### design/flow/config.mk
export PLATFORM = sky130hd
export DESIGN_NAME = fmad_fp32
export DESIGN_NICKNAME = fmad_fp32
export VERILOG_FILES = /design/flow/design.v
export SDC_FILE = /design/flow/constraint.sdc
export NUM_CORES = 4
export LEC_CHECK = 0
export ABC_AREA = 0
export CAP_MARGIN = 0
export CELL_PAD_IN_SITES_DETAIL_PLACEMENT = 2
export CELL_PAD_IN_SITES_GLOBAL_PLACEMENT = 0
export CORE_ASPECT_RATIO = 0.63
export CORE_MARGIN = 9
export CORE_UTILIZATION = 59
export CTS_CLUSTER_DIAMETER = 261
export CTS_CLUSTER_SIZE = 36
export GPL_TIMING_DRIVEN = 0
export HOLD_SLACK_MARGIN = 0.3
export MAX_ROUTING_LAYER = met5
export PLACE_DENSITY_LB_ADDON = 0.19
export SETUP_SLACK_MARGIN = 1.48
export SLEW_MARGIN = 30
export TNS_END_PERCENT = 90
### design/flow/constraint.sdc
create_clock -name core_clock -period 15.1 [get_ports {clk}]
set_input_delay 3.0200 -clock core_clock [delete_from_list [all_inputs] [get_ports {clk}]]
set_output_delay 3.0200 -clock core_clock [all_outputs]
set_load 0.01 [all_outputs]
### design/flow/design.v
module mulary
  (
   input wire        clk,
   input wire        reset,
   input integer     req_command,
   input wire [31:0] req_in_1,
   input wire [31:0] req_in_2,
   output reg [63:0] resp_result
   );
   reg           y_signed, y_signed0, y_signed1;
   reg           x_, x0_, x1_;
   reg [15:0]    x0, x1, y1, y2;
   reg [23:0]    y0, y3;
   wire [2:0]    br00 = {x0[1:0],1'b0};
   wire [2:0]    br01 = x0[3:1];
   wire [2:0]    br02 = x0[5:3];
   wire [2:0]    br03 = x0[7:5];
   wire [2:0]    br04 = {x0[9:8],x0_};
   wire [2:0]    br05 = x0[11:9];
   wire [2:0]    br06 = x0[13:11];
   wire [2:0]    br07 = x0[15:13];
   wire [2:0]    br10 = {x1[1:0],x_};
   wire [2:0]    br11 = x1[3:1];
   wire [2:0]    br12 = x1[5:3];
   wire [2:0]    br13 = x1[7:5];
   wire [2:0]    br14 = {x1[9:8],x1_};
   wire [2:0]    br15 = x1[11:9];
   wire [2:0]    br16 = x1[13:11];
   wire [2:0]    br17 = x1[15:13];
   reg           ng00, ng01, ng02, ng03, ng04, ng05, ng06, ng07;
   reg           ng10, ng11, ng12, ng13, ng14, ng15, ng16, ng17;
   always @(*)begin
      y_signed = 1'b0;
      y_signed0 = 1'b0;
      y_signed1 = 1'b0;
      x_  = 1'b0;
      x0_ = 1'b0;
      x1_ = 1'b0;
      x0 = 16'h0;
      x1 = 16'h0;
      y0 = 24'h0;
      y1 = 16'h0;
      y2 = 16'h0;
      y3 = 24'h0;
      ng00 = (br00[2:1]==2'b10)|(br00[2:0]==3'b110);
      ng01 = (br01[2:1]==2'b10)|(br01[2:0]==3'b110);
      ng02 = (br02[2:1]==2'b10)|(br02[2:0]==3'b110);
      ng03 = (br03[2:1]==2'b10)|(br03[2:0]==3'b110);
      ng04 = (br04[2:1]==2'b10)|(br04[2:0]==3'b110);
      ng05 = (br05[2:1]==2'b10)|(br05[2:0]==3'b110);
      ng06 = (br06[2:1]==2'b10)|(br06[2:0]==3'b110);
      ng07 = (br07[2:1]==2'b10)|(br07[2:0]==3'b110);
      if((req_command==0)|(req_command==1))begin
         ng10 = 1'b0;
         ng11 = 1'b0;
         ng12 = 1'b0;
         ng13 = 1'b0;
      end else begin
         ng10 = (br10[2:1]==2'b10)|(br10[2:0]==3'b110);
         ng11 = (br11[2:1]==2'b10)|(br11[2:0]==3'b110);
         ng12 = (br12[2:1]==2'b10)|(br12[2:0]==3'b110);
         ng13 = (br13[2:1]==2'b10)|(br13[2:0]==3'b110);
      end
      ng14 = (br14[2:1]==2'b10)|(br14[2:0]==3'b110);
      ng15 = (br15[2:1]==2'b10)|(br15[2:0]==3'b110);
      ng16 = (br16[2:1]==2'b10)|(br16[2:0]==3'b110);
      ng17 = (br17[2:1]==2'b10)|(br17[2:0]==3'b110);
      case(req_command)
        0,
        1,
        2,
        6,
        8,
        10,
        12,
        13:begin
           y_signed = 1'b0;
           y_signed0 = 1'b0;
           y_signed1 = 1'b0;
        end
        3,
        4:begin
           y_signed = 1'b1;
           y_signed0 = 1'b0;
           y_signed1 = 1'b0;
        end
        7,
        9,
        11:begin
           y_signed = 1'b1;
           y_signed0 = 1'b1;
           y_signed1 = 1'b1;
        end
      endcase
      case(req_command)
        0,
        1:begin
           x_  = req_in_1[7];
           x0_ = req_in_1[7];
           x1_ = req_in_1[15];
           x0[15:0] = req_in_1[15:0];
           x1[15:0] = req_in_1[23:8];
           y0[23:0] = req_in_2[23:0];
           y1[15:0] = req_in_2[15:0];
           y2[15:0] = req_in_2[23:8];
           y3[23:0] = req_in_2[23:0];
        end
        2,
        3,
        4:begin
           x_       = 1'b0;
           x0_ = req_in_1[7];
           x1_ = req_in_1[7];
           x0[15:0] = req_in_1[15:0];
           x1[15:0] = req_in_1[15:0];
           y0[23:0] = {8'h0,req_in_2[15:0]};
           y1[15:0] = req_in_2[15:0];
           y2[15:0] = req_in_2[31:16];
           y3[23:0] = {req_in_2[31:16],8'h0};
        end
        6,
        7,
        8,
        9:begin
           x_       = 1'b0;
           x0_ = req_in_1[7];
           x1_ = req_in_1[23];
           x0[15:0] = req_in_1[15:0];
           x1[15:0] = req_in_1[31:16];
           y0[23:0] = {8'h0,req_in_2[15:0]};
           y1[15:0] = req_in_2[15:0];
           y2[15:0] = req_in_2[31:16];
           y3[23:0] = {req_in_2[31:16],8'h0};
        end
        10,
        11:begin
           x_       = 1'b0;
           x0_      = 1'b0;
           x1_      = 1'b0;
           x0[15:0] = req_in_1[15:0];
           x1[15:0] = req_in_1[31:16];
           y0[23:0] = {req_in_2[7:0],16'h0};
           y1[15:0] = {req_in_2[15:8],8'h0};
           y2[15:0] = {8'h0,req_in_2[23:16]};
           y3[23:0] = {16'h0,req_in_2[31:24]};
        end
        12,
        13:begin
           x_       = 1'b0;
           x0_      = 1'b0;
           x1_      = 1'b0;
           x0[15:0] = req_in_1[15:0];
           x1[15:0] = req_in_1[31:16];
           y0[23:0] = {16'h0,req_in_2[7:0]};
           y1[15:0] = {req_in_2[15:8],8'h0};
           y2[15:0] = {8'h0,req_in_2[23:16]};
           y3[23:0] = {req_in_2[31:24],16'h0};
        end
      endcase
   end
   always @(*) begin
     resp_result = 64'h0;  
     case(req_command)
       0,
       1:begin
          resp_result[63:0] = (64'hfffe0000_00000000
                               +(result0      )
                               +(result1 << 8 )
                               + (((x1[15])? req_in_2[23:0] : 0) <<24)  );
       end
       2:begin
          resp_result[63:0] = (64'hfffdfffe_00000000
                               +(result0      )
                               +(result1 << 8 )
                               + (((x0[15])? req_in_2[15:0]  : 0) <<16)
                               + (((x1[15])? req_in_2[31:16] : 0) <<32)  );
       end
       4:begin
          resp_result[63:0] = ((64'hfffcfffe_00000000|{~(req_in_1[15]&req_in_2[31]),48'h0000_00000000})
                               +(result0      )
                               +(result1 << 8 )
                               + (((x0[15])? req_in_2[15:0]  : 0) <<16)
                               + (((x1[15])? req_in_2[31:16] : 0) <<32)  );
       end
       3:begin
          resp_result[63:0] = (64'hfffdfffe_00000000
                               +(result0     )
                               +(result1 << 8)  );
       end
       6:begin
          resp_result[63:0] = (64'hfffffffc_00000000
                               +(result0      )
                               +(result1 >> 8 )
                               + (((x0[15])? req_in_2[15:0]  : 0) <<16)
                               + (((x1[15])? req_in_2[31:16] : 0) <<16)  );
       end
       7:begin
          resp_result[63:0] = (64'hfffffffc_00000000
                               +(result0      )
                               +(result1 >> 8 )   );
       end
       8:begin
          resp_result[63:0] = (64'hfffffffe_00000000
                               +(result0      )
                               +(result1 << 24)
                               + (((x0[15])? req_in_2[15:0]  : 0) <<16)
                               + (((x1[15])? req_in_2[31:16] : 0) <<48)  );
       end
       9:begin
          resp_result[63:0] = ((64'hfffffffe_00000000|{req_in_1[15]^req_in_2[15],32'h00000000})
                               +(result0     )
                               +(result1 <<24));
       end
       10:begin
          resp_result[63:0] = (64'hfffffff8_00000000
                               +(result0      )
                               +(result1 << 8 )
                               + (((x0[7] )? req_in_2[7:0]  : 0) << 24)
                               + (((x0[15])? req_in_2[15:8] : 0) << 24)
                               + (((x1[7] )? req_in_2[23:16]: 0) << 24)
                               + (((x1[15])? req_in_2[31:24]: 0) << 24)  );
       end
       11:begin
          resp_result[63:0] = (64'hfffffff8_00000000
                               +(result0      )
                               +(result1 << 8 )  );
       end
       12,
       13:begin
          resp_result[63:0] = (64'hfffffffe_00000000
                               +(result0      )
                               +(result1 << 24)
                               + (((x0[7] )? req_in_2[7:0]  : 0) << 8)
                               + (((x0[15])? req_in_2[15:8] : 0) << 24)
                               + (((x1[7] )? req_in_2[23:16]: 0) << 40)
                               + (((x1[15])? req_in_2[31:24]: 0) << 56)  );
       end
     endcase
   end
   wire [27:0]   by00, by01, by02, by03, by04, by05, by06, by07;
   wire [27:0]   by10, by11, by12, by13, by14, by15, by16, by17;
   booth0 booth00(.i(0), .y_signed(y_signed0), .br(br00), .y(y0), .by(by00), .com(req_command));
   booth0 booth01(.i(1), .y_signed(y_signed0), .br(br01), .y(y0), .by(by01), .com(req_command));
   booth0 booth02(.i(1), .y_signed(y_signed0), .br(br02), .y(y0), .by(by02), .com(req_command));
   booth0 booth03(.i(1), .y_signed(y_signed0), .br(br03), .y(y0), .by(by03), .com(req_command));
   booth1 booth04(.i(0), .y_signed(y_signed1), .br(br04), .y(y1), .by(by04), .com(req_command));
   booth1 booth05(.i(1), .y_signed(y_signed1), .br(br05), .y(y1), .by(by05), .com(req_command));
   booth1 booth06(.i(1), .y_signed(y_signed1), .br(br06), .y(y1), .by(by06), .com(req_command));
   booth1 booth07(.i(1), .y_signed(y_signed1), .br(br07), .y(y1), .by(by07), .com(req_command));
   booth2 booth10(.i(0), .y_signed(y_signed), .br(br10), .y(y2), .by(by10), .com(req_command));
   booth2 booth11(.i(1), .y_signed(y_signed), .br(br11), .y(y2), .by(by11), .com(req_command));
   booth2 booth12(.i(1), .y_signed(y_signed), .br(br12), .y(y2), .by(by12), .com(req_command));
   booth2 booth13(.i(1), .y_signed(y_signed), .br(br13), .y(y2), .by(by13), .com(req_command));
   booth3 booth14(.i(0), .y_signed(y_signed), .br(br14), .y(y3), .by(by14), .com(req_command));
   booth3 booth15(.i(1), .y_signed(y_signed), .br(br15), .y(y3), .by(by15), .com(req_command));
   booth3 booth16(.i(1), .y_signed(y_signed), .br(br16), .y(y3), .by(by16), .com(req_command));
   booth3 booth17(.i(1), .y_signed(y_signed), .br(br17), .y(y3), .by(by17), .com(req_command));
   wire [63:0]   result0 = ((({1'b0,by00}+ng00)) +
                            (({1'b0,by01}+ng01)<<2) +
                            (({1'b0,by02}+ng02)<<4) +
                            (({1'b0,by03}+ng03)<<6) +
                            (({1'b0,by04}+ng04)<<8) +
                            (({1'b0,by05}+ng05)<<10) +
                            (({1'b0,by06}+ng06)<<12) +
                            (({1'b0,by07}+ng07)<<14) );
   wire [63:0]   result1 = ((({1'b0,by10}+(ng10<<8))) +
                            (({1'b0,by11}+(ng11<<8))<<2) +
                            (({1'b0,by12}+(ng12<<8))<<4) +
                            (({1'b0,by13}+(ng13<<8))<<6) +
                            (({1'b0,by14}+ng14)<<8) +
                            (({1'b0,by15}+ng15)<<10) +
                            (({1'b0,by16}+ng16)<<12) +
                            (({1'b0,by17}+ng17)<<14) );
endmodule
module booth0
  (
   input             i,
   input             y_signed,
   input [2:0]       br,
   input [23:0]      y,
   input integer     com,
   output reg [27:0] by
   );
   wire              y_sign = (com==11) ? y[23] : y[15]&y_signed;
   wire              S = ((br==3'b000)|(br==3'b111)) ? 1'b0 : y_sign^br[2] ;
   always @(*) begin
      case(br)
        3'b000: by[15:0] =  {16{1'b0}};
        3'b001: by[15:0] =  {y[15:0]};
        3'b010: by[15:0] =  {y[15:0]};
        3'b011: by[15:0] =  {y[14:0],1'b0};
        3'b100: by[15:0] = ~{y[14:0],1'b0};
        3'b101: by[15:0] = ~{y[15:0]};
        3'b110: by[15:0] = ~{y[15:0]};
        3'b111: by[15:0] =  {16{1'b0}};
      endcase
      if((com==0)||(com==1)||(com==10)||(com==11))begin
         case(br)
           3'b000: by[24:16] =  {9{1'b0}};
           3'b001: by[24:16] =  {y[23]&y_signed,y[23:16]};
           3'b010: by[24:16] =  {y[23]&y_signed,y[23:16]};
           3'b011: by[24:16] =  {y[23:15]};
           3'b100: by[24:16] = ~{y[23:15]};
           3'b101: by[24:16] = ~{y[23]&y_signed,y[23:16]};
           3'b110: by[24:16] = ~{y[23]&y_signed,y[23:16]};
           3'b111: by[24:16] =  {9{1'b0}};
         endcase
         if(i) by[27:25] = {2'b01,~S};
         else  by[27:25] = {~S,S,S};
      end else begin
         case(br)
           3'b000: by[16] =  1'b0;
           3'b001: by[16] =  y[15]&y_signed;
           3'b010: by[16] =  y[15]&y_signed;
           3'b011: by[16] =  y[15];
           3'b100: by[16] = ~y[15];
           3'b101: by[16] = ~(y[15]&y_signed);
           3'b110: by[16] = ~(y[15]&y_signed);
           3'b111: by[16] =  1'b0;
         endcase
         if(i) by[27:17] = {8'h0,2'b01,~S};
         else  by[27:17] = {8'h0,~S,S,S};
      end
   end
endmodule
module booth1
  (
   input             i,
   input             y_signed,
   input [2:0]       br,
   input [15:0]      y,
   input integer     com,
   output reg [27:0] by
   );
   wire              S = ((br==3'b000)|(br==3'b111)) ? 1'b0 : (y[15]&y_signed)^br[2] ;
   always @(*) begin
      case(br)
        3'b000: by[15:0] =  {16{1'b0}};
        3'b001: by[15:0] =  {y[15:0]};
        3'b010: by[15:0] =  {y[15:0]};
        3'b011: by[15:0] =  {y[14:0],1'b0};
        3'b100: by[15:0] = ~{y[14:0],1'b0};
        3'b101: by[15:0] = ~{y[15:0]};
        3'b110: by[15:0] = ~{y[15:0]};
        3'b111: by[15:0] =  {16{1'b0}};
      endcase
      by[27:16] = 0;  
      case(com)
        0,
        1: begin
           case(br)
             3'b000: by[16] =  1'b0;
             3'b001: by[16] =  1'b0;
             3'b010: by[16] =  1'b0;
             3'b011: by[16] =  y[15];
             3'b100: by[16] = ~y[15];
             3'b101: by[16] =  1'b0;
             3'b110: by[16] =  1'b0;
             3'b111: by[16] =  1'b0;
           endcase
           by[27:17] = 0;
        end
        2,
        3,
        4,
        6,
        7,
        8,
        9,
        12,
        13: begin
           case(br)
             3'b000: by[16] =  1'b0;
             3'b001: by[16] =  y[15]&y_signed;
             3'b010: by[16] =  y[15]&y_signed;
             3'b011: by[16] =  y[15];
             3'b100: by[16] = ~y[15];
             3'b101: by[16] =~(y[15]&y_signed);
             3'b110: by[16] =~(y[15]&y_signed);
             3'b111: by[16] =  1'b0;
           endcase
           by[27:17] = {8'h0,2'b01,~S};
        end
        10,
        11: begin
           case(br)
             3'b000: by[16] =  1'b0;
             3'b001: by[16] =  y[15]&y_signed;
             3'b010: by[16] =  y[15]&y_signed;
             3'b011: by[16] =  y[15];
             3'b100: by[16] = ~y[15];
             3'b101: by[16] =~(y[15]&y_signed);
             3'b110: by[16] =~(y[15]&y_signed);
             3'b111: by[16] =  1'b0;
           endcase
           if(i) by[27:17] = {8'h0,2'b01,~S};
           else  by[27:17] = {8'h0,~S,S,S};
        end
      endcase
   end
endmodule
module booth2
  (
   input             i,
   input             y_signed,
   input [2:0]       br,
   input [15:0]      y,
   input integer     com,
   output reg [27:0] by
   );
   wire              y_sign = ((com==11) ? y[7] : y[15]) & y_signed;
   wire              S = ((br==3'b000)|(br==3'b111)) ? 1'b0 : y_sign^br[2] ;
   always @(*) begin
      if((com==10)||(com==11))begin
         if(i) by[19:17] = {2'b01,~S};
         else  by[19:17] = {~S,S,S};
         by[24:20] = 0;
      end else begin
         case(br)
           3'b000: by[24:17] =  {8{1'b0}};
           3'b001: by[24:17] =  {y[15]&y_signed,y[15:9]};
           3'b010: by[24:17] =  {y[15]&y_signed,y[15:9]};
           3'b011: by[24:17] =  {y[15:8]};
           3'b100: by[24:17] = ~{y[15:8]};
           3'b101: by[24:17] = ~{y[15]&y_signed,y[15:9]};
           3'b110: by[24:17] = ~{y[15]&y_signed,y[15:9]};
           3'b111: by[24:17] =  {8{1'b0}};
         endcase
      end
      if((com==0)|(com==1))begin
         case(br)
           3'b000: by[16] =  1'b0;
           3'b001: by[16] =  y[8];
           3'b010: by[16] =  y[8];
           3'b011: by[16] =  1'b0;
           3'b100: by[16] =  1'b0;
           3'b101: by[16] = ~y[8];
           3'b110: by[16] = ~y[8];
           3'b111: by[16] =  1'b0;
         endcase
         by[27:25] = {2'b01,~S};
         by[15:0] = ({16{1'b0}});
      end else if((com==10)|(com==11))begin
         case(br)
           3'b000: by[16:8] =  {9{1'b0}};
           3'b001: by[16:8] =  {y[7]&y_signed,y[7:0]};
           3'b010: by[16:8] =  {y[7]&y_signed,y[7:0]};
           3'b011: by[16:8] =  {y[7:0],1'b0};
           3'b100: by[16:8] = ~{y[7:0],1'b0};
           3'b101: by[16:8] = ~{y[7]&y_signed,y[7:0]};
           3'b110: by[16:8] = ~{y[7]&y_signed,y[7:0]};
           3'b111: by[16:8] =  {9{1'b0}};
         endcase
         by[27:25] = 0;
         by[7:0] = 0;
      end else begin
         case(br)
           3'b000: by[16:8] =  {9{1'b0}};
           3'b001: by[16:8] =   y[8:0];
           3'b010: by[16:8] =   y[8:0];
           3'b011: by[16:8] =  {y[7:0],1'b0};
           3'b100: by[16:8] = ~{y[7:0],1'b0};
           3'b101: by[16:8] =  ~y[8:0];
           3'b110: by[16:8] =  ~y[8:0];
           3'b111: by[16:8] =  {9{1'b0}};
         endcase
         if(i) by[27:25] = {2'b01,~S};
         else  by[27:25] = {~S,S,S};
         by[7:0] = 0;
      end
   end
endmodule
module booth3
  (
   input             i,
   input             y_signed,
   input [2:0]       br,
   input [23:0]      y,
   input integer     com,
   output reg [27:0] by
   );
   wire              y_sign = ((com==11) ? y[7] : y[23]) & y_signed;
   wire              S = ((br==3'b000)|(br==3'b111)) ? 1'b0 : y_sign^br[2] ;
   always @(*) begin
      case(br)
        3'b000: by[7:0] =  {8{1'b0}};
        3'b001: by[7:0] =  {y[7:0]};
        3'b010: by[7:0] =  {y[7:0]};
        3'b011: by[7:0] =  {y[6:0],1'b0};
        3'b100: by[7:0] = ~{y[6:0],1'b0};
        3'b101: by[7:0] = ~{y[7:0]};
        3'b110: by[7:0] = ~{y[7:0]};
        3'b111: by[7:0] =  {8{1'b0}};
      endcase
      if((com==10)||(com==11))begin
         case(br)
           3'b000: by[8] =  1'b0;
           3'b001: by[8] =  y[7]&y_signed;
           3'b010: by[8] =  y[7]&y_signed;
           3'b011: by[8] =  y[7];
           3'b100: by[8] = ~y[7];
           3'b101: by[8] =~(y[7]&y_signed);
           3'b110: by[8] =~(y[7]&y_signed);
           3'b111: by[8] =  1'b0;
         endcase
         if(i) by[11:9] = {2'b01,~S};
         else  by[11:9] = {~S,S,S};
         by[27:12] = 0;
      end else begin
         case(br)
           3'b000: by[24:8] =  {17{1'b0}};
           3'b001: by[24:8] =  {y[23]&y_signed,y[23:8]};
           3'b010: by[24:8] =  {y[23]&y_signed,y[23:8]};
           3'b011: by[24:8] =  {y[23:7]};
           3'b100: by[24:8] = ~{y[23:7]};
           3'b101: by[24:8] = ~{y[23]&y_signed,y[23:8]};
           3'b110: by[24:8] = ~{y[23]&y_signed,y[23:8]};
           3'b111: by[24:8] =  {17{1'b0}};
         endcase
         by[27:25] = {2'b01,~S};
      end
   end
endmodule
module cpa
  (
   input integer      req_command,
   input wire [63:0]  mul,
   input wire [4:0]   mulctl,
   input wire [31:0]  aln0,
   input wire [31:0]  aln1,
   input wire [31:0]  aln2,
   input wire [31:0]  aln3,
   output wire [31:0] add0,
   output wire [31:0] add1,
   output wire [31:0] add2,
   output wire [31:0] add3,
   output wire [81:0] addo
   );
   wire [81:0]        alnmul = (((mulctl[4]) ? {16'h0,mul[63:0]} : {mul[47:0],32'h0}) ^
                                {{34{mulctl[3]}},{16{mulctl[2]}},{16{mulctl[1]}},{16{mulctl[0]}}} );
   wire [2:0]         alnctl = (req_command==13) ? mulctl[2:0] : 3'b0;
   reg                cin0, cin1, cin2, cin3;
   wire [16:0]        sum01 = aln0[15: 0] + alnmul[63:48] + cin0;
   wire [16:0]        sum11 = aln1[15: 0] + alnmul[47:32] + cin1;
   wire [16:0]        sum21 = aln2[15: 0] + alnmul[31:16] + cin2;
   wire [16:0]        sum31 = aln3[15: 0] + alnmul[15: 0] + cin3;
   wire [17:0]        sum00 = aln0[31:16] + alnmul[81:64]   + sum01[16];
   wire [16:0]        sum10 = aln1[31:16] + {16{alnctl[2]}} + sum11[16];
   wire [16:0]        sum20 = aln2[31:16] + {16{alnctl[1]}} + sum21[16];
   wire [16:0]        sum30 = aln3[31:16] + {16{alnctl[0]}} + sum31[16];
   always @(*) begin
      if(req_command==13)begin
         cin0 = (mulctl[3]==1'b1);
         cin1 = (mulctl[2]==1'b1);
         cin2 = (mulctl[1]==1'b1);
         cin3 = (mulctl[0]==1'b1);
      end else begin
         cin0 = sum11[16];
         cin1 = sum21[16];
         cin2 = sum31[16];
         cin3 = (mulctl[0]==1'b1);
      end
   end
   assign add0 = {sum00[15:0], sum01[15:0]};
   assign add1 = {sum10[15:0], sum11[15:0]};
   assign add2 = {sum20[15:0], sum21[15:0]};
   assign add3 = {sum30[15:0], sum31[15:0]};
   assign addo = {sum00[17:0], sum01[15:0], sum11[15:0], sum21[15:0], sum31[15:0]};
endmodule
module fmad_check
  (
   input [31:0]      x,
   input [31:0]      y,
   input [31:0]      z,
   output reg [31:0] rslt,
   output reg [4:0]  flag
   );
   always @ (x or y or z) begin
      rslt = {32{1'bx}};
      flag = 5'h0;
      if((x[30:23]==8'hff)&(x[22:0]!=0))begin
         rslt    = x|32'h00400000;
         flag[4] = ~x[22]|((y[30:23]==8'hff)&~y[22]&(y[21:0]!=0))|((z[30:23]==8'hff)&~z[22]&(z[21:0]!=0));
      end else if((y[30:23]==8'hff)&(y[22:0]!=0))begin
         rslt    = y|32'h00400000;
         flag[4] = ~y[22]|((x[30:23]==8'hff)&~x[22]&(x[21:0]!=0))|((z[30:23]==8'hff)&~z[22]&(z[21:0]!=0));
      end else if(((x[30:23]==8'hff)&(y[30:0]==0))|((y[30:23]==8'hff)&(x[30:0]==0)))begin
         rslt    = 32'hffc00000;
         flag[4] = 1'b1;
      end else if((z[30:23]==8'hff)&(z[22:0]!=0))begin
         rslt    = z|32'h00400000;
         flag[4] = ~z[22]|((x[30:23]==8'hff)&~x[22]&(x[21:0]!=0))|((y[30:23]==8'hff)&~y[22]&(y[21:0]!=0));
      end else if(((x[30:23]==8'hff)|(y[30:23]==8'hff))&((z[30:23]==8'hff)))begin
         if((x[31]^y[31])==z[31])begin
            rslt    = z[31:0];
         end else begin
            rslt    = 32'hffc00000;
            flag[4] = 1'b1;
         end
      end else if(x[30:23]==8'hff)begin
         rslt = {x[31]^y[31],x[30:0]};
      end else if(y[30:23]==8'hff)begin
         rslt = {x[31]^y[31],y[30:0]};
      end else if(z[30:23]==8'hff)begin
         rslt = z[31:0];
      end else if((x[30:0]==0)|(y[30:0]==0))begin
         if(z[30:0]==0)
           rslt = {z[31]&(x[31]^y[31]),z[30:0]};
         else
           rslt = z;
      end else begin
         flag[0] = 1'b1;
      end
   end
endmodule
module fmad
  (
   input                    clk,
   input                    reset,
   input                    req,
   input integer            req_command,
   input [31:0]             x,
   input [31:0]             y,
   input [31:0]             z,
   input [31:0]             w,
   output reg signed [31:0] acc0, acc1, acc2, acc3,  
   output reg signed [ 9:0] exp0, exp1, exp2, exp3,  
   output reg [31:0]        rslt,                    
   output reg [4:0]         flag                     
   );
   reg               en0, en1;
   always @ (*) begin
      if(reset)begin
         en0 = 1'b0;
      end else begin
         en0 = req;
      end
   end
   always @ (posedge clk) begin
      if(reset)begin
         en1 <= 1'b0;
      end else begin
         en1 <= en0;
      end
   end
   wire[4:0]         flag0i;                    
   wire [31:0]       rslt0i;                    
   reg [4:0]         flag0, flag1;              
   reg [31:0]        rslt0, rslt1;              
   fmad_check fmad_check
     (
      .x(x),
      .y(y),
      .z(z),
      .rslt(rslt0i),
      .flag(flag0i)
   );
   always @ (posedge clk) begin
      if(en0) begin
         if(req_command==1)begin
            flag0 <= flag0i;
            rslt0 <= rslt0i;
         end else begin
            flag0 <= 0;
         end
      end
      if(en1)begin
         flag1 <= flag0;
         rslt1 <= rslt0;
      end
   end
   wire [23:0]       fracx = {(x[30:23]!=8'h00),x[22:0]};                    
   wire [23:0]       fracy = {(y[30:23]!=8'h00),y[22:0]};                    
   wire [31:0]       fracz = {(z[30:23]!=8'h00),z[22:0],8'h0};               
   wire [7:0]        expx =       (x[30:23]==8'h00) ? 8'h01 : x[30:23];      
   wire [7:0]        expy =       (y[30:23]==8'h00) ? 8'h01 : y[30:23];      
   wire signed [8:0] expz = {1'b0,(z[30:23]==8'h00) ? 8'h01 : z[30:23]};     
   wire signed [9:0] expm = expx+expy-127+1;                                 
   wire signed [9:0] expd = expm-expz;                                       
   wire [63:0]       muli;
   wire [31:0]       req_in_1 = ((req_command == 1) ? {8'h0,fracx[23:0]}
                                 :                    {1'b1,x[6:0],  1'b1,y[6:0],  1'b1,z[6:0],  1'b1,w[6:0]});
   wire [31:0]       req_in_2 = ((req_command == 1) ? {8'h0,fracy[23:0]}
                                 :                    {1'b1,x[22:16],1'b1,y[22:16],1'b1,z[22:16],1'b1,w[22:16]});
   mulary mulary
     (
      .clk(clk),
      .reset(reset),
      .req_command(req_command),
      .req_in_1(req_in_1),
      .req_in_2(req_in_2),
      .resp_result(muli)
   );
   reg [5:0]         sfti;
   always @ (*) begin
      if(expd>=55)begin
         sfti = 55;
      end else if(expd>=0)begin
         sfti = expd;
      end else if(expd>=-32)begin
         sfti = expd+32;
      end else begin
         sfti = 0;
      end
   end
   reg [5:0]         sft0, sft1, sft2, sft3;
   reg [8:0]         expa;                                                               
   reg               sgnz;                                                               
   wire signed [9:0] exp0p = {1'b0,x[30:23]} + {1'b0,x[14:7]};                           
   wire signed [9:0] exp1p = {1'b0,y[30:23]} + {1'b0,y[14:7]};                           
   wire signed [9:0] exp2p = {1'b0,z[30:23]} + {1'b0,z[14:7]};                           
   wire signed [9:0] exp3p = {1'b0,w[30:23]} + {1'b0,w[14:7]};                           
   reg signed [9:0]  exp0l, exp1l, exp2l, exp3l;                                         
   wire sftout0 = ((exp0l==0) | (aln0[48:30]!={19{1'b0}}) & (aln0[48:30]!={19{1'b1}}));  
   wire sftout1 = ((exp1l==0) | (aln1[48:30]!={19{1'b0}}) & (aln1[48:30]!={19{1'b1}}));  
   wire sftout2 = ((exp2l==0) | (aln2[48:30]!={19{1'b0}}) & (aln2[48:30]!={19{1'b1}}));  
   wire sftout3 = ((exp3l==0) | (aln3[48:30]!={19{1'b0}}) & (aln3[48:30]!={19{1'b1}}));  
   wire signed [9:0] exp0i = (!sftout0) ? exp0 : exp0l;                                  
   wire signed [9:0] exp1i = (!sftout1) ? exp1 : exp1l;                                  
   wire signed [9:0] exp2i = (!sftout2) ? exp2 : exp2l;                                  
   wire signed [9:0] exp3i = (!sftout3) ? exp3 : exp3l;                                  
   wire signed [9:0] exd0 = exp0p - exp0i + 16;                                          
   wire signed [9:0] exd1 = exp1p - exp1i + 16;                                          
   wire signed [9:0] exd2 = exp2p - exp2i + 16;                                          
   wire signed [9:0] exd3 = exp3p - exp3i + 16;                                          
   reg [63:0]        mul;
   reg [4:0]         mulctl;
   reg [48:0]        aln0, aln1, aln2, aln3;
   wire [31:0]       add0, add1, add2, add3;
   always @ (posedge clk) begin
      if(en0)begin
         if(req_command==13)begin
            if((x[30:23]==0)|(x[14:7]==0)|(exd0<0))  exp0l <= 0;
            else                                     exp0l <= exp0p;
            if((y[30:23]==0)|(y[14:7]==0)|(exd1<0))  exp1l <= 0;
            else                                     exp1l <= exp1p;
            if((z[30:23]==0)|(z[14:7]==0)|(exd2<0))  exp2l <= 0;
            else                                     exp2l <= exp2p;
            if((w[30:23]==0)|(w[14:7]==0)|(exd3<0))  exp3l <= 0;
            else                                     exp3l <= exp3p;
         end
         if(req_command==13)begin
            mul <= muli;
         end else begin
            mul <= {16'h0,muli[47:0]};
         end
         if(req_command==1)begin
            sgnz <= z[31];
            if(expd>=0)begin
               expa <= expm;
            end else if(expd>=-32)begin
               expa <= expm+32;
            end else begin
               expa <= expz;
            end
         end
         if(req_command==13)begin
            mulctl <= {1'b1,x[31]^x[15], y[31]^y[15], z[31]^z[15], w[31]^w[15]};
         end else begin
            if(expd>=0) mulctl <= {1'b0,{4{(x[31]^y[31]^z[31])}}};
            else        mulctl <= {1'b1,{4{(x[31]^y[31]^z[31])}}};
         end
         if(req_command==13)begin
            if(exd0[9:6]!=0) sft0 <= 63;
            else             sft0 <= exd0;
            if(exd1[9:6]!=0) sft1 <= 63;
            else             sft1 <= exd1;
            if(exd2[9:6]!=0) sft2 <= 63;
            else             sft2 <= exd2;
            if(exd3[9:6]!=0) sft3 <= 63;
            else             sft3 <= exd3;
         end else begin
            if(sfti>=48)begin
               acc0 <= 0;            acc1 <= fracz;            acc2 <= fracz;            acc3 <= fracz;
               sft0 <= 0;            sft1 <= sfti;             sft2 <= sfti-16;          sft3 <= sfti-32;
            end else if(sfti>=32)begin
               acc0 <= fracz;        acc1 <= fracz;            acc2 <= fracz;            acc3 <= {fracz,16'h0};
               sft0 <= sfti+16;      sft1 <= sfti;             sft2 <= sfti-16;          sft3 <= sfti-16;
            end else if(sfti>=16)begin
               acc0 <= fracz;        acc1 <= fracz;            acc2 <= {fracz,16'h0};    acc3 <= 0;
               sft0 <= sfti+16;      sft1 <= sfti;             sft2 <= sfti;             sft3 <= 0;
            end else begin
               acc0 <= fracz;        acc1 <= {fracz,16'h0};    acc2 <= 0;                acc3 <= 0;
               sft0 <= sfti+16;      sft1 <= sfti+16;          sft2 <= 0;                sft3 <= 0;
            end
         end
      end
      if(reset)begin
         exp0 <= 0;
         acc0 <= 0;
         exp1 <= 0;
         acc1 <= 0;
         exp2 <= 0;
         acc2 <= 0;
         exp3 <= 0;
         acc3 <= 0;
      end else if((req_command==13)&(en1))begin  
         if(!sftout0)begin
            exp0 <= exp0l;
            acc0 <= add0;
         end
         if(!sftout1)begin
            exp1 <= exp1l;
            acc1 <= add1;
         end
         if(!sftout2)begin
            exp2 <= exp2l;
            acc2 <= add2;
         end
         if(!sftout3)begin
            exp3 <= exp3l;
            acc3 <= add3;
         end
      end
   end
   always @ (*) begin
      if(req_command==1)begin  
         aln0 = {acc0,16'h0}>>sft0;
         aln1 = {acc1,16'h0}>>sft1;
         aln2 = {acc2,16'h0}>>sft2;
         aln3 = {acc3,16'h0}>>sft3;
      end else begin
         aln0 = $signed({acc0,16'h0})>>>sft0;
         aln1 = $signed({acc1,16'h0})>>>sft1;
         aln2 = $signed({acc2,16'h0})>>>sft2;
         aln3 = $signed({acc3,16'h0})>>>sft3;
      end
   end
   wire [81:0]       addi;
   cpa cpa
     (
      .req_command(req_command),   
      .mul(mul),
      .mulctl(mulctl),
      .aln0(aln0),      .aln1(aln1),      .aln2(aln2),      .aln3(aln3),
      .add0(add0),      .add1(add1),      .add2(add2),      .add3(add3),
      .addo(addi)
   );
   reg [81:0]        add;
   reg [8:0]         expr;
   reg               sgnr;
   always @ (posedge clk) begin
      if(en1 & flag0[0])begin
         add[81:0] <= addi;
         sgnr <= sgnz;
         expr <= expa;
      end
   end
   wire [64:0]   nrmi,nrm0,nrm1,nrm2,nrm3,nrm4,nrm5;
   wire [1:0]    ssn;
   wire [5:0]    nrmsft;                                 
   assign nrmsft[5] = (~(|nrmi[64:32])|(&nrmi[64:32]))& (expr[8:5]!=4'h0);
   assign nrmsft[4] = (~(|nrm5[64:48])|(&nrm5[64:48]))&((expr[8:4]&{3'h7,~nrmsft[5],  1'b1})!=5'h00);
   assign nrmsft[3] = (~(|nrm4[64:56])|(&nrm4[64:56]))&((expr[8:3]&{3'h7,~nrmsft[5:4],1'b1})!=6'h00);
   assign nrmsft[2] = (~(|nrm3[64:60])|(&nrm3[64:60]))&((expr[8:2]&{3'h7,~nrmsft[5:3],1'b1})!=7'h00);
   assign nrmsft[1] = (~(|nrm2[64:62])|(&nrm2[64:62]))&((expr[8:1]&{3'h7,~nrmsft[5:2],1'b1})!=8'h00);
   assign nrmsft[0] = (~(|nrm1[64:63])|(&nrm1[64:63]))&((expr[8:0]&{3'h7,~nrmsft[5:1],1'b1})!=9'h000);
   assign nrmi = {add[81:18],(|add[17:0])};
   assign nrm5 = (~nrmsft[5]) ? nrmi : {add[49:0], 15'h0};
   assign nrm4 = (~nrmsft[4]) ? nrm5 : {nrm5[48:0], 16'h0000};
   assign nrm3 = (~nrmsft[3]) ? nrm4 : {nrm4[56:0], 8'h00};
   assign nrm2 = (~nrmsft[2]) ? nrm3 : {nrm3[60:0], 4'h0};
   assign nrm1 = (~nrmsft[1]) ? nrm2 : {nrm2[62:0], 2'b00};
   assign nrm0 = (~nrmsft[0]) ? nrm1 : {nrm1[63:0], 1'b0};
   assign ssn = {nrm0[38],(|nrm0[37:0])};
   wire [2:0]    grsn = {nrm0[40:39],(|ssn)};
   wire          rnd = (~nrmi[64]) ? (grsn[1:0]==2'b11)|(grsn[2:1]==2'b11)
                                   : ((grsn[1:0]==2'b00)|                           
                                      ((grsn[1]^grsn[0])     &(grsn[0]))|           
                                      ((grsn[2]^(|grsn[1:0]))&(grsn[1]^grsn[0])));  
   wire [9:0]    expn = expr-nrmsft+{1'b0,(nrm0[64]^nrm0[63])};  
   wire [30:0]   rsltr = (~nrm0[64]) ? {expn,nrm0[62:40]}+rnd : {expn,~nrm0[62:40]}+rnd;
   always @ (*) begin
      rslt[31] = sgnr^add[81];
      flag = 0;
      if(flag1[0] == 1'b0)begin
         rslt = rslt1;
         flag = flag1;
      end else if(nrmi==0)begin
         rslt[31:0] = 32'h00000000;
      end else if(expn[9])begin
         rslt[30:0] = 31'h00000000;
         flag[0] = 1'b1;
         flag[1] = 1'b1;
      end else if((expn[8:0]>=9'h0ff)&(~expn[9]))begin
         rslt[30:0] = 31'h7f800000;
         flag[0] = 1'b1;
         flag[2] = 1'b1;
      end else if(~nrm0[64])begin
         rslt[30:0] = rsltr[30:0];
         flag[0] = |grsn[1:0] | (rsltr[30:23]==8'hff);
         flag[1] = ((rsltr[30:23]==8'h00)|((expn[7:0]==8'h00)&~ssn[1]))&(|grsn[1:0]);
         flag[2] = (rsltr[30:23]==8'hff);
      end else begin
         rslt[30:0] = rsltr[30:0];
         flag[0] = |grsn[1:0] | (rsltr[30:23]==8'hff);
         flag[1] = ((rsltr[30:23]==8'h00)|((expn[7:0]==8'h00)&((~ssn[1]&~ssn[0])|(ssn[1]&ssn[0])) ))&(|grsn[1:0]);
         flag[2] = (rsltr[30:23]==8'hff);
      end
   end
endmodule
module fmad_fp32
  (
   input         clk,
   input         reset,
   input         req,
   input [31:0]  x,
   input [31:0]  y,
   input [31:0]  z,
   output [31:0] rslt,
   output [4:0]  flag
   );
   wire signed [31:0] acc0, acc1, acc2, acc3;
   wire signed [9:0]  exp0, exp1, exp2, exp3;
   fmad fmad
     (
      .clk(clk),
      .reset(reset),
      .req(req),
      .req_command(1),
      .x(x),
      .y(y),
      .z(z),
      .w(32'h0),
      .acc0(acc0), .acc1(acc1), .acc2(acc2), .acc3(acc3),
      .exp0(exp0), .exp1(exp1), .exp2(exp2), .exp3(exp3),
      .rslt(rslt),
      .flag(flag)
   );
endmodule
### design/flow/run.sh
#!/bin/bash
# the make line also repeats each setting of config.mk as NAME=value (left out here)
make -C /OpenROAD-flow-scripts/flow DESIGN_CONFIG=/design/flow/config.mk WORK_HOME=/design/flow/orfs CLKGATE_MAP_FILE= finish
==> results of run 1 <==
-- metrics by stage --
step           TNS, ns  area (µm²)  worst slack (ns)  hold slack [ns]  cells
2_1_floorplan        0       52800             0.436            0.400   6528
3_3_place_gp   -100.88       55300             -4.68            0.401   7819
==> results.tsv, run 1 <==
metric	value	unit
result_of_the_run	did not finish	
synth.yosys.num_cells	6528	
post-synth-top-area-cell	sky130_fd_sc_hd__edfxtp_1	
fp_util	0.597	
chip_area	0.100	mm²
ys_area	0.0523	mm²
synth-main-ff-cell	sky130_fd_sc_hd__edfxtp_1	
yosys.area_share.aoi	0.196	
floorplan.nets	7197	
synth_seq_share	0.177	
ys.warnings.count	28	
synthAdderAreaFrac	0.170	
simple_gate_share	0.188	
netlist_top_cells_count	690 x sky130_fd_sc_hd__nand2_1, 525 x sky130_fd_sc_hd__nor2_1, 486 x sky130_fd_sc_hd__xnor2_1	
synth-xor-area-share	0.130	
syn_inst	6528	
stop_stage	detailed placement	
yosys-top-cells-area	sky130_fd_sc_hd__edfxtp_1 14%, sky130_fd_sc_hd__fa_1 9.0%, sky130_fd_sc_hd__xnor2_1 8.1%, sky130_fd_sc_hd__ha_1 8.0%, sky130_fd_sc_hd__nand2_1 5.0%	
proportion_of_register_bits_with_asynchronous_set_or_reset_after_synthesis	0	
yosys-dominant-comb-family	AND-OR/OR-AND gates	
synth-seq-cells	340	
post_synth_instance_area	0.0523	mm²
synth.mux.area_fraction	0.0754	
dieWidth	393	µm
synth_cell_types	111	
fp-row-count	86	
fp.coreArea	0.0876	mm²
fp.dieH	254	µm
most_common_cell	sky130_fd_sc_hd__nand2_1	
error	[ERROR DPL-0033] detailed placement checks failed during check placement.	
ioPinCount	136	
top_cell_area_share	0.140	
synth-edff-count	243	
gp_congestion	1.17	
i_o_buffers	103	
synthesis.area_per_instance	8.01	µm²
==> inputs of run 2 (changes only) <==
ABC_AREA = not set   (was 0)
CAP_MARGIN = 20   (was 0)
CELL_PAD_IN_SITES_DETAIL_PLACEMENT = not set   (was 2)
CELL_PAD_IN_SITES_GLOBAL_PLACEMENT = not set   (was 0)
CORE_ASPECT_RATIO = not set   (was 0.63)
CORE_MARGIN = 2   (was 9)
CORE_UTILIZATION = 40   (was 59)
CTS_CLUSTER_DIAMETER = not set   (was 261)
CTS_CLUSTER_SIZE = not set   (was 36)
GPL_TIMING_DRIVEN = not set   (was 0)
HOLD_SLACK_MARGIN = not set   (was 0.3)
MAX_ROUTING_LAYER = not set   (was met5)
PLACE_DENSITY_LB_ADDON = not set   (was 0.19)
SETUP_SLACK_MARGIN = not set   (was 1.48)
SLEW_MARGIN = 20   (was 30)
TNS_END_PERCENT = not set   (was 90)
clock period = 22.8 ns   (was 15.1 ns; I/O delays follow)
==> results.tsv, run 2 <==
metric	value	unit
crit_top_cell	sky130_fd_sc_hd__ha_1	
crit_required	18.24	ns
critical-path-max-stage-delay	0.69	ns
synth_seq_share	0.177	
critical_path_cell_count	57	
synthesis.area_per_instance	8.01	µm²
route.vias.total	48200	
fp_util	0.403	
grt_first_pass_wirelength	291	mm
holdPathEnd	fmad.rslt1[23]$_DFFE_PP_	
synth.yosys.num_cells	6528	
ys_area	0.0523	mm²
timing.critical_path.from	fmad.add[81]$_DFFE_PP_	
min_period	21.15	ns
critPathTopFamily	simple AND/OR/NAND/NOR gates	
grt_setup_unrepaired	false	
nets	6981	
clk_pin_slew_worst_paths	0.07	ns
post_drt_via_cell_ratio	5.96	
globalRouteOverflowTotal	0	
cp-start-kind	register	
maximum_number_of_pins_on_one_net_before_global_route_repair	84	
cts.hold.buffers_added	0	
detail_placement_hpwl	151	mm
yosys-top-cells-area	sky130_fd_sc_hd__edfxtp_1 14%, sky130_fd_sc_hd__fa_1 9.0%, sky130_fd_sc_hd__xnor2_1 8.1%, sky130_fd_sc_hd__ha_1 8.0%, sky130_fd_sc_hd__nand2_1 5.0%	
cts_tree	done	
timing.hold.worst.class	register to register	
critical_path_class	register to primary output	
cts-root-buf	sky130_fd_sc_hd__clkbuf_16	
drv_cap	0	
slowest_stage	sky130_fd_sc_hd__o32ai_1	
clock.latency.late_pin	0.57	ns
hold_violations	0	
setup_viol_count_final	0	
synth-edff-count	243	
critPathCaptureType	primary output	
worst_hold_path.num_cells	0	
path_max_fanout	57	
reg2reg_from	fmad.sft3[2]$_DFFE_PP_	
clkSinkCount	340	
cts_buffers	34	
crit_path_end	rslt[2]	
clock_tree.buffer_depth	3	
syn_inst	6528	
netlist_top_cells_count	690 x sky130_fd_sc_hd__nand2_1, 525 x sky130_fd_sc_hd__nor2_1, 486 x sky130_fd_sc_hd__xnor2_1	
worstMarginPinSlew	1.20	ns
filler_cell_count	13100	
floorplan.nets	7197	
warning_count	34	
fp-row-count	132	
ys.warnings.count	28	
antenna_found_initial	4	
hold_start	fmad.rslt0[23]$_DFFE_PP_	
synth-main-ff-cell	sky130_fd_sc_hd__edfxtp_1	
grt_use_total	0.286	
route.final.wire_length	195	mm
synth-seq-cells	340	
yosys.area_share.aoi	0.196	
final_clock_period_utilization_by_the_worst_path	0.928	
f_max	47.3	MHz
post_synth_instance_area	0.0523	mm²
dieWidth	366	µm
post-synth-top-area-cell	sky130_fd_sc_hd__edfxtp_1	
cts_htree_levels	2	
final.setup_skew	0.0471	ns
chip_area	0.134	mm²
post_cts.repair.setup_buffers	0	
top_cell_area_share	0.140	
fp.dieH	366	µm
ff2ff_path_depth	89	
synth.mux.area_fraction	0.0754	
i_o_buffers	134	
critPathBufInv	14	
worst_r2r_endpoint	fmad.add[81]$_DFFE_PP_	
simple_gate_share	0.188	
grt_pass1_vias	45200	
proportion_of_register_bits_with_asynchronous_set_or_reset_after_synthesis	0	
result_of_the_run	complete, no violations	
gp_congestion	0.995	
post_cts.resized_instances	0	
relSlewSlack	0.196	
critPathArrivalTime	16.59	ns
fp.coreArea	0.130	mm²
drt_drc_violations_left	0	
share_of_the_core_filled_with_cells_in_the_final_layout	0.431	
worst-r2r-setup-slack	4.92	ns
ioPinCount	136	
yosys-dominant-comb-family	AND-OR/OR-AND gates	
drt_iter0_drc	5480	
most_common_cell	sky130_fd_sc_hd__nand2_1	
synthAdderAreaFrac	0.170	
synth_cell_types	111	
setup-tns-final	0	ns
layout-area-overhead-vs-synth	6.88	%
drt-pass1-iter-count	7	
slew_violations	0	
synth-xor-area-share	0.130	
routedWlPerCell	24.1	µm
count_of_nets_left_with_antenna_violations_after_detail_routing	0	
## run 2: per-stage QoR
stage                     area, µm²  std cells  setup slack, ns  hold slack [ns]
final                         55900       8081             1.65            0.419
after global routing          55900       8080            0.447            0.424
after CTS                     55900       8078             1.80            0.420
after detailed placement      54700       8016             2.42            0.405
after global placement        54700       8014             2.56            0.402
after floorplan               52300       6528             5.21            0.400
## run 2: layout make-up
type	count	area, µm²	share of cell area
clock inverters	23	250	0.00448
clock buffers	39	891	0.0159
inverters	344	1300	0.0233
diodes	1	2.50	0.0000448
multi-input cells	5319	39800	0.712
flip-flops and latches	340	9240	0.165
well taps	1742	2180	0.0390
repair buffers	273	2230	0.0399
## run 2: routing by layer
layer  vias to the layer above  routed length [µm]  part of all wire  global-route usage
met5                         -                  41           0.00021                   0
met4                         6               10800             0.055               0.132
met3                       399               14300             0.073              0.0341
met2                      1991               88900              0.46               0.467
met1                     23200               81200              0.42               0.377
li1                      22600                   -                 -                   -
==> inputs of run 3 (changes only) <==
ABC_AREA = 1   (was not set)
CAP_MARGIN = 15   (was 20)
CORE_UTILIZATION = 72   (was 40)
CTS_CLUSTER_DIAMETER = 209   (was not set)
CTS_CLUSTER_SIZE = 17   (was not set)
SETUP_SLACK_MARGIN = 2.78   (was not set)
clock period = 9.35 ns   (was 22.8 ns; I/O delays follow)
==> results.tsv, run 3 <==
metric	value	unit
result_of_the_run	did not finish	
stop_stage	global routing	
error	[ERROR GRT-0116] Global routing finished with congestion. Check the congestion regions in the DRC Viewer.	
simple_gate_share	0.232	
clock_tree.buffer_depth	3	
placedInstanceArea	0.0655	mm²
yosys-dominant-comb-family	simple AND/OR/NAND/NOR gates	
place_ws	-3.19	ns
synth-xor-area-share	0.0782	
syn_inst	7702	
most_common_cell	sky130_fd_sc_hd__nand2_1	
synth.yosys.num_cells	7702	
cts_buffers	23	
cts.hold.buffers_added	0	
ys.warnings.count	28	
gp_congestion	1.18	
post-synth-top-area-cell	sky130_fd_sc_hd__edfxtp_1	
fp-row-count	98	
post_synth_instance_area	0.0518	mm²
i_o_buffers	134	
fp_util	0.726	
globalRouteOverflowTotal	4250	
detail_placement_hpwl	190	mm
synth_cell_types	68	
chip_area	0.0742	mm²
fp.coreArea	0.0714	mm²
yosys.area_share.aoi	0.216	
ys_area	0.0518	mm²
synth.mux.area_fraction	0.00734	
netlist_top_cells_count	1520 x sky130_fd_sc_hd__nand2_1, 1037 x sky130_fd_sc_hd__inv_1, 758 x sky130_fd_sc_hd__o21ai_0	
floorplan.nets	8371	
synth-seq-cells	340	
dieWidth	272	µm
proportion_of_register_bits_with_asynchronous_set_or_reset_after_synthesis	0	
clkSinkCount	340	
synth_seq_share	0.178	
synthesis.area_per_instance	6.73	µm²
yosys-top-cells-area	sky130_fd_sc_hd__edfxtp_1 14%, sky130_fd_sc_hd__nand2_1 11%, sky130_fd_sc_hd__fa_1 9.1%, sky130_fd_sc_hd__ha_1 8.1%, sky130_fd_sc_hd__inv_1 7.5%	
fp.dieH	272	µm
top_cell_area_share	0.141	
ioPinCount	136	
cts_htree_levels	1	
synthAdderAreaFrac	0.172	
synth-edff-count	243	
cts-root-buf	sky130_fd_sc_hd__clkbuf_16	
grt_use_total	0.977	
synth-main-ff-cell	sky130_fd_sc_hd__edfxtp_1	
run 3: timing repair:
item / 4_1_cts
endpoints found under the setup margin: 253
resized: 343
cloned: 3
setup buffers: 108
pin swaps: 219
run 3: routing by layer:
| layer | GRT usage | overflow |
|---|---|---|
| met3 | 0.825 | 121 |
| met5 | 0.623 | 17 |
| met2 | 1.18 | 2910 |
| met4 | 1.09 | 1120 |
| met1 | 0.893 | 82 |
run 3: per-stage QoR:
step	cells	setup TNS [ns]	hold WS [ns]
global placement	9800	-86.02	0.401
detailed placement	9800	-140.50	0.405
CTS	9950	-108.81	0.422
floorplan	7702	-75.30	0.400
==> inputs of run 4 (changes only) <==
CTS_CLUSTER_DIAMETER = 201   (was 209)
CTS_CLUSTER_SIZE = 38   (was 17)
SETUP_SLACK_MARGIN = not set   (was 2.78)
clock period = 9.47 ns   (was 9.35 ns; I/O delays follow)
==> results.tsv, run 4 <==
metric	value	unit
result_of_the_run	did not finish	
stop_stage	global routing	
error	[ERROR GRT-0116] Global routing finished with congestion. Check the congestion regions in the DRC Viewer.	
i_o_buffers	134	
netlist_top_cells_count	1520 x sky130_fd_sc_hd__nand2_1, 1037 x sky130_fd_sc_hd__inv_1, 758 x sky130_fd_sc_hd__o21ai_0	
fp.coreArea	0.0714	mm²
proportion_of_register_bits_with_asynchronous_set_or_reset_after_synthesis	0	
synth-xor-area-share	0.0782	
gp_congestion	1.19	
post-synth-top-area-cell	sky130_fd_sc_hd__edfxtp_1	
post_synth_instance_area	0.0518	mm²
detail_placement_hpwl	184	mm
top_cell_area_share	0.141	
yosys-dominant-comb-family	simple AND/OR/NAND/NOR gates	
globalRouteOverflowTotal	4170	
clkSinkCount	340	
cts-root-buf	sky130_fd_sc_hd__clkbuf_16	
synthAdderAreaFrac	0.172	
synth_cell_types	68	
yosys-top-cells-area	sky130_fd_sc_hd__edfxtp_1 14%, sky130_fd_sc_hd__nand2_1 11%, sky130_fd_sc_hd__fa_1 9.1%, sky130_fd_sc_hd__ha_1 8.1%, sky130_fd_sc_hd__inv_1 7.5%	
most_common_cell	sky130_fd_sc_hd__nand2_1	
fp.dieH	272	µm
synth-edff-count	243	
yosys.area_share.aoi	0.216	
synthesis.area_per_instance	6.73	µm²
simple_gate_share	0.232	
fp_util	0.726	
synth_seq_share	0.178	
dieWidth	272	µm
synth.mux.area_fraction	0.00734	
clock_tree.buffer_depth	3	
synth.yosys.num_cells	7702	
floorplan.nets	8371	
synth-main-ff-cell	sky130_fd_sc_hd__edfxtp_1	
grt_use_total	0.979	
ys.warnings.count	28	
syn_inst	7702	
cts_buffers	12	
ioPinCount	136	
synth-seq-cells	340	
cts_htree_levels	1	
fp-row-count	98	
ys_area	0.0518	mm²
chip_area	0.0742	mm²
run 4: stage by stage:
| step | instance area, µm² | std cells | setup slack, ns | util |
|---|---|---|---|---|
| detailed placement | 65100 | 9811 | -3.10 | 0.912 |
| floorplan | 53200 | 7702 | -1.54 | - |
| CTS | 67900 | 10000 | -2.82 | 0.951 |
| global placement | 65100 | 9811 | -2.17 | 0.912 |
run 4: repair_timing:
item / 4_1_cts
cloned: 0
gates resized: 319
pin swaps: 205
hold buffers: 0
setup endpoints to repair: 115
buffers inserted: 190
run 4: layer usage:
layer  overflow  GRT usage
met5         18      0.661
met2       2748       1.17
met3        117      0.831
met4       1174       1.09
met1        113      0.895
==> inputs of run 5 (changes only) <==
ABC_AREA = not set   (was 1)
CAP_MARGIN = 20   (was 15)
CORE_UTILIZATION = 40   (was 72)
CTS_CLUSTER_DIAMETER = not set   (was 201)
CTS_CLUSTER_SIZE = not set   (was 38)
SETUP_SLACK_MARGIN = 3.75   (was not set)
clock period = 16.8 ns   (was 9.47 ns; I/O delays follow)
==> results.tsv, run 5 <==
metric	value	unit
placedInstanceArea	0.0556	mm²
ys_area	0.0523	mm²
detail_placement_hpwl	155	mm
netlist_top_cells_count	690 x sky130_fd_sc_hd__nand2_1, 525 x sky130_fd_sc_hd__nor2_1, 486 x sky130_fd_sc_hd__xnor2_1	
synth.yosys.num_cells	6528	
count_of_nets_left_with_antenna_violations_after_detail_routing	0	
grt_use_total	0.300	
slowest_stage	sky130_fd_sc_hd__mux4_2	
yosys.area_share.aoi	0.196	
synthesis.area_per_instance	8.01	µm²
reg2reg_from	fmad.sft3[0]$_DFFE_PP_	
final-seq-area	0.00924	mm²
worst_hold_path.num_cells	0	
cts.hold.buffers_added	0	
critical_path_cell_count	96	
i_o_buffers	134	
filler_cell_count	12400	
synth_seq_share	0.177	
ioPinCount	136	
finalWorstSetupSlack	1.32	ns
setup_viol_count_final	0	
synth-seq-cells	340	
f_max	64.6	MHz
critical_path_class	register to register	
synth.mux.area_fraction	0.0754	
drt_drc_violations_left	0	
floorplan.nets	7197	
routedWlPerCell	24.8	µm
crit_path_end	fmad.add[69]$_DFFE_PP_	
post_drt_via_cell_ratio	6.02	
fp_util	0.403	
final_clock_period_utilization_by_the_worst_path	0.921	
route.final.wire_length	209	mm
critPathArrivalTime	15.81	ns
clock.latency.late_pin	0.59	ns
grt_pass1_vias	47500	
worst_r2r_endpoint	fmad.add[69]$_DFFE_PP_	
simple_gate_share	0.188	
post-synth-top-area-cell	sky130_fd_sc_hd__edfxtp_1	
critPathCaptureType	register	
maximum_number_of_pins_on_one_net_before_global_route_repair	90	
synth_cell_types	111	
place_ws	0.801	ns
clock_tree.buffer_depth	3	
final.setup_skew	0.0528	ns
setup-tns-final	0	ns
min_period	15.48	ns
drt-pass1-iter-count	6	
cts-root-buf	sky130_fd_sc_hd__clkbuf_16	
path_max_fanout	3	
synthAdderAreaFrac	0.170	
postLayoutCellArea	0.0616	mm²
crit_top_cell	sky130_fd_sc_hd__a21o_1	
nets	7296	
cts_tree	done	
cts_htree_levels	2	
relSlewSlack	0.229	
proportion_of_register_bits_with_asynchronous_set_or_reset_after_synthesis	0	
gp_congestion	1.00	
synth-xor-area-share	0.130	
clk_pin_slew_worst_paths	0.07	ns
hold_violations	0	
post_synth_instance_area	0.0523	mm²
synth-edff-count	243	
comb_area	0.0426	mm²
timing.critical_path.from	fmad.sft3[0]$_DFFE_PP_	
globalRouteOverflowTotal	0	
top_cell_area_share	0.140	
fp.dieH	366	µm
cts_buffers	34	
route.vias.total	50600	
grt_first_pass_wirelength	305	mm
grt_setup_unrepaired	true	
yosys-dominant-comb-family	AND-OR/OR-AND gates	
fin_hold_ws	0.420	ns
chip_area	0.134	mm²
critical-path-max-stage-delay	0.56	ns
hold_start	fmad.rslt0[29]$_DFFE_PP_	
fp-row-count	132	
crit_required	17.13	ns
warning_count	37	
critPathBufInv	17	
worst-r2r-setup-slack	1.32	ns
dieWidth	366	µm
cp-start-kind	register	
layout-area-overhead-vs-synth	17.9	%
timing.hold.worst.class	register to register	
fp.coreArea	0.130	mm²
ys.warnings.count	28	
worstMarginPinSlew	1.15	ns
slew_violations	0	
clkSinkCount	340	
most_common_cell	sky130_fd_sc_hd__nand2_1	
result_of_the_run	complete, no violations	
drv_cap	0	
yosys-top-cells-area	sky130_fd_sc_hd__edfxtp_1 14%, sky130_fd_sc_hd__fa_1 9.0%, sky130_fd_sc_hd__xnor2_1 8.1%, sky130_fd_sc_hd__ha_1 8.0%, sky130_fd_sc_hd__nand2_1 5.0%	
antenna_found_initial	2	
syn_inst	6528	
ff2ff_path_depth	96	
holdPathEnd	fmad.rslt1[29]$_DFFE_PP_	
drt_iter0_drc	5308	
synth-main-ff-cell	sky130_fd_sc_hd__edfxtp_1	
critPathTopFamily	AND-OR/OR-AND gates	
-- run 5: area by class of cell --
type | instances | area share
clock inverters | 21 | 0.00286
flip-flops and latches | 340 | 0.150
multi-input cells | 5325 | 0.691
repair inverters | 2 | 0.000244
diodes | 2 | 0.0000812
clock buffers | 41 | 0.0149
inverters | 344 | 0.0222
well taps | 1742 | 0.0354
repair buffers | 580 | 0.0833
-- run 5: layer usage --
metal | track usage | share of wire | wire (µm) | vias up
met3 | 0.0363 | 0.075 | 15700 | 533
met5 | 0 | 0.00012 | 25 | -
met1 | 0.393 | 0.41 | 84800 | 24400
met4 | 0.144 | 0.059 | 12200 | 4
li1 | - | - | - | 23200
met2 | 0.490 | 0.46 | 95800 | 2390
-- run 5: timing repair --
action                                  in CTS  in global routing
pin swaps                                   76                190
endpoints found under the setup margin      74                 69
gates cloned                                12                  2
setup buffers                              202                 89
resized                                    325                383
-- run 5: per-stage QoR --
step                      cells   util
after floorplan            6528      -
after global placement     8027  0.429
after detailed placement   8027  0.429
after CTS                  8303  0.458
after global routing       8395  0.475
final                      8397  0.475
==> inputs of run 6 (changes only) <==
ABC_AREA = 1   (was not set)
CAP_MARGIN = 15   (was 20)
CORE_UTILIZATION = 72   (was 40)
CTS_CLUSTER_DIAMETER = 209   (was not set)
CTS_CLUSTER_SIZE = 17   (was not set)
SETUP_SLACK_MARGIN = 3.25   (was 3.75)
clock period = 11.0 ns   (was 16.8 ns; I/O delays follow)
==> results.tsv, run 6 <==
metric	value	unit
result_of_the_run	did not finish	
stop_stage	global routing	
error	[ERROR GRT-0116] Global routing finished with congestion. Check the congestion regions in the DRC Viewer.	
clkSinkCount	340	
clock_tree.buffer_depth	3	
cts_buffers	23	
cts_htree_levels	1	
floorplan.nets	8371	
grt_use_total	0.874	
dieWidth	272	µm
top_cell_area_share	0.141	
synth-seq-cells	340	
post_synth_instance_area	0.0518	mm²
synth_seq_share	0.178	
ioPinCount	136	
proportion_of_register_bits_with_asynchronous_set_or_reset_after_synthesis	0	
synth.yosys.num_cells	7702	
i_o_buffers	134	
netlist_top_cells_count	1520 x sky130_fd_sc_hd__nand2_1, 1037 x sky130_fd_sc_hd__inv_1, 758 x sky130_fd_sc_hd__o21ai_0	
place_ws	-1.67	ns
chip_area	0.0742	mm²
synth-edff-count	243	
post-synth-top-area-cell	sky130_fd_sc_hd__edfxtp_1	
fp.dieH	272	µm
synth.mux.area_fraction	0.00734	
yosys.area_share.aoi	0.216	
ys.warnings.count	28	
detail_placement_hpwl	175	mm
synthesis.area_per_instance	6.73	µm²
ys_area	0.0518	mm²
synth_cell_types	68	
yosys-dominant-comb-family	simple AND/OR/NAND/NOR gates	
simple_gate_share	0.232	
synthAdderAreaFrac	0.172	
cts-root-buf	sky130_fd_sc_hd__clkbuf_16	
globalRouteOverflowTotal	1259	
syn_inst	7702	
yosys-top-cells-area	sky130_fd_sc_hd__edfxtp_1 14%, sky130_fd_sc_hd__nand2_1 11%, sky130_fd_sc_hd__fa_1 9.1%, sky130_fd_sc_hd__ha_1 8.1%, sky130_fd_sc_hd__inv_1 7.5%	
synth-main-ff-cell	sky130_fd_sc_hd__edfxtp_1	
gp_congestion	1.20	
fp-row-count	98	
fp.coreArea	0.0714	mm²
most_common_cell	sky130_fd_sc_hd__nand2_1	
synth-xor-area-share	0.0782	
fp_util	0.726	
cts.hold.buffers_added	0	
[run 6: per-stage QoR]
stage	std cells	area [µm²]
after floorplan	7702	53400
after global placement	9400	62300
after detailed placement	9400	62300
after CTS	9628	66300
[run 6: repair_timing]
action                                 4_1_cts
setup endpoints to repair                  234
endpoints found under the hold margin        0
buffers inserted                           180
cloned                                       6
gates resized                              709
pin swaps                                  256
[run 6: routing by layer]
| layer | GRT overflow | global-route usage |
|---|---|---|
| met1 | 37 | 0.845 |
| met2 | 765 | 1.02 |
| met3 | 39 | 0.763 |
| met4 | 411 | 0.906 |
| met5 | 7 | 0.508 |
